// PPU
module PPU (
    input clk,
    input rst,
    input i_en,
    input [32-1:0] data_in,
    input [11:0] scaling_factor,
    output logic[6:0] data_out,
    output logic valid,
    output logic [31:0] data_in_out
);
logic [32 - 1:0] relu_out;
logic [32:0] data_shift;
logic [7:0] data_quant;
logic [8:0] data_temp;
always @(*) begin
    relu_out = (data_in[32 - 1])? 32'd0 : data_in;
    /*verilator lint_off WIDTHEXPAND*/
    /*verilator lint_off WIDTHTRUNC*/
    data_shift = ({relu_out, 1'b0} / scaling_factor);
    /*verilator lint_on WIDTHTRUNC*/
    /*verilator lint_on WIDTHEXPAND*/
    data_temp = (data_shift > 127)? 254 : data_shift[8:0] + {8'b0, data_shift[0]};
end
always @(posedge clk) begin
    if(rst) begin
        valid <= 1'd0;
        data_out <= 7'd0;
        data_in_out <= 32'd0;
    end
    else begin
        valid <= i_en;
        data_out <= (i_en)? data_temp[7:1] : 7'd0;
        data_in_out <= data_in;
    end
end
endmodule
clock: 111.0 ns
lec_check: 0
abc_area: 0
cap_margin: 0
core_aspect_ratio: 0.5
core_margin: 2
core_utilization: 72
cts_cluster_size: 35
gpl_routability_driven: 1
hold_slack_margin: -0.1
min_routing_layer: met1
place_density: 0.64
slew_margin: 40
run.sh (not shown) runs the stock make flow with config.mk's settings and CLKGATE_MAP_FILE=.
The starting point finished with max-capacitance violations, max-slew violations, negative setup slack left.
Edit:
Settings changed: ABC_AREA 0 to default, CAP_MARGIN 0 to 20, CORE_ASPECT_RATIO 0.5 to default, CORE_UTILIZATION 72 to 40, CTS_CLUSTER_SIZE 35 to default, GPL_ROUTABILITY_DRIVEN 1 to default, HOLD_SLACK_MARGIN -0.1 to default, MIN_ROUTING_LAYER met1 to default, PLACE_DENSITY 0.64 to default, SLEW_MARGIN 40 to 20.
Clock period 111.0 ns to 120.0 ns, I/O delays scaled along.
Outcome: Now the flow ran to the end with no violations. Synthesized cell count stays the same. Final area shrinks by 6.1%. Utilization fell by 44 points. Die area climbs by 78%. Sequential share of layout area climbs by 0.18 points. Setup slack is better by 10 ns. Worst hold slack is better by 1.8 ns.
Edit:
Settings changed: CORE_UTILIZATION 40 to 58.
Clock period 120.0 ns to 100.0 ns, I/O delays scaled along.
After rerunning: This time the run finished but failed the layout checks on negative setup slack. Worst setup slack gets worse by 8.2 ns. Sequential share of layout area drops by 0.57 points.

---

## oak
The RTL this note starts from:
==> flow/design.v <==
module PPU (
    input clk,
    input rst,
    input i_en,
    input [32-1:0] data_in,
    input [11:0] scaling_factor,
    output logic[6:0] data_out,
    output logic valid,
    output logic [31:0] data_in_out
);
logic [32 - 1:0] relu_out;
logic [32:0] data_shift;
logic [7:0] data_quant;
logic [8:0] data_temp;
always @(*) begin
    relu_out = (data_in[32 - 1])? 32'd0 : data_in;
    /*verilator lint_off WIDTHEXPAND*/
    /*verilator lint_off WIDTHTRUNC*/
    data_shift = ({relu_out, 1'b0} / scaling_factor);
    /*verilator lint_on WIDTHTRUNC*/
    /*verilator lint_on WIDTHEXPAND*/
    data_temp = (data_shift > 127)? 254 : data_shift[8:0] + {8'b0, data_shift[0]};
end
always @(posedge clk) begin
    if(rst) begin
        valid <= 1'd0;
        data_out <= 7'd0;
        data_in_out <= 32'd0;
    end
    else begin
        valid <= i_en;
        data_out <= (i_en)? data_temp[7:1] : 7'd0;
        data_in_out <= data_in;
    end
end
endmodule
==> flow/config.mk <==
export PLATFORM = sky130hd
export DESIGN_NAME = PPU
export DESIGN_NICKNAME = PPU
export VERILOG_FILES = /design/flow/design.v
export SDC_FILE = /design/flow/constraint.sdc
export NUM_CORES = 4
export LEC_CHECK = 0
export CAP_MARGIN = 20
export CORE_MARGIN = 2
export CORE_UTILIZATION = 63
export HOLD_SLACK_MARGIN = -0.08
export MAX_ROUTING_LAYER = met4
export SLEW_MARGIN = 20
==> flow/constraint.sdc <==
create_clock -name core_clock -period 100.0 [get_ports {clk}]
set_input_delay 20.0000 -clock core_clock [delete_from_list [all_inputs] [get_ports {clk}]]
set_output_delay 20.0000 -clock core_clock [all_outputs]
set_load 0.01 [all_outputs]
oak did not finish; the tool stopped in global routing (5_1_grt) with error GRT-0232.
Setup changes, oak to pine
--- a/flow/config.mk
+++ b/flow/config.mk
@@ -9,5 +9,6 @@
 export CORE_MARGIN = 2
-export CORE_UTILIZATION = 63
-export HOLD_SLACK_MARGIN = -0.08
+export CORE_UTILIZATION = 65
+export CTS_CLUSTER_DIAMETER = 28
 export MAX_ROUTING_LAYER = met4
 export SLEW_MARGIN = 20
+export TNS_END_PERCENT = 5
==> flow/constraint.sdc <==
create_clock -name core_clock -period 98.5 [get_ports {clk}]
set_input_delay 19.7000 -clock core_clock [delete_from_list [all_inputs] [get_ports {clk}]]
set_output_delay 19.7000 -clock core_clock [all_outputs]
set_load 0.01 [all_outputs]
Results
- Flow for oak halted at global routing (5_1_grt), error code GRT-0232.
- pine: it failed during global routing (5_1_grt), and the tool reported GRT-0232.
- Horizontal die dimension was higher in oak than in pine.
- [pine] die outline height fell about 1.5% relative to oak
- pine ends up with lower die size than oak does.
- Pre-placement core utilization was lower in the run labelled oak.
diff inputs: pine => birch
--- a/flow/config.mk
+++ b/flow/config.mk
@@ -9,6 +9,3 @@
 export CORE_MARGIN = 2
-export CORE_UTILIZATION = 65
-export CTS_CLUSTER_DIAMETER = 28
-export MAX_ROUTING_LAYER = met4
+export CORE_UTILIZATION = 8
 export SLEW_MARGIN = 20
-export TNS_END_PERCENT = 5
==> flow/constraint.sdc <==
create_clock -name core_clock -period 150.0 [get_ports {clk}]
set_input_delay 30.0000 -clock core_clock [delete_from_list [all_inputs] [get_ports {clk}]]
set_output_delay 30.0000 -clock core_clock [all_outputs]
set_load 0.01 [all_outputs]
### Flow results
birch | status: complete | timing, DRC, antenna: pass
Changes observed in birch relative to pine: placed cell area now larger; synthesized area divided by synthesized cell count roughly the same.
Re floorplan utilization: pine was higher than birch.
Floorplan check, birch vs pine: die outline larger in birch
In the flow results for birch and pine, the standard-cell row count is smaller on pine.
In the reports for birch and pine, the smaller number of post-CTS setup repair buffers belongs to birch.
As far as chip area estimate from yosys synthesis goes, birch and pine are indistinguishable; the numbers are identical.
Comparing pine with birch, the number of sinks handled by clock tree synthesis came out essentially unchanged.
Relative to pine, the post-cts gate resize count of birch is lower by 150.
Taking birch as 1.0, pine lands at 0.36 on die height.
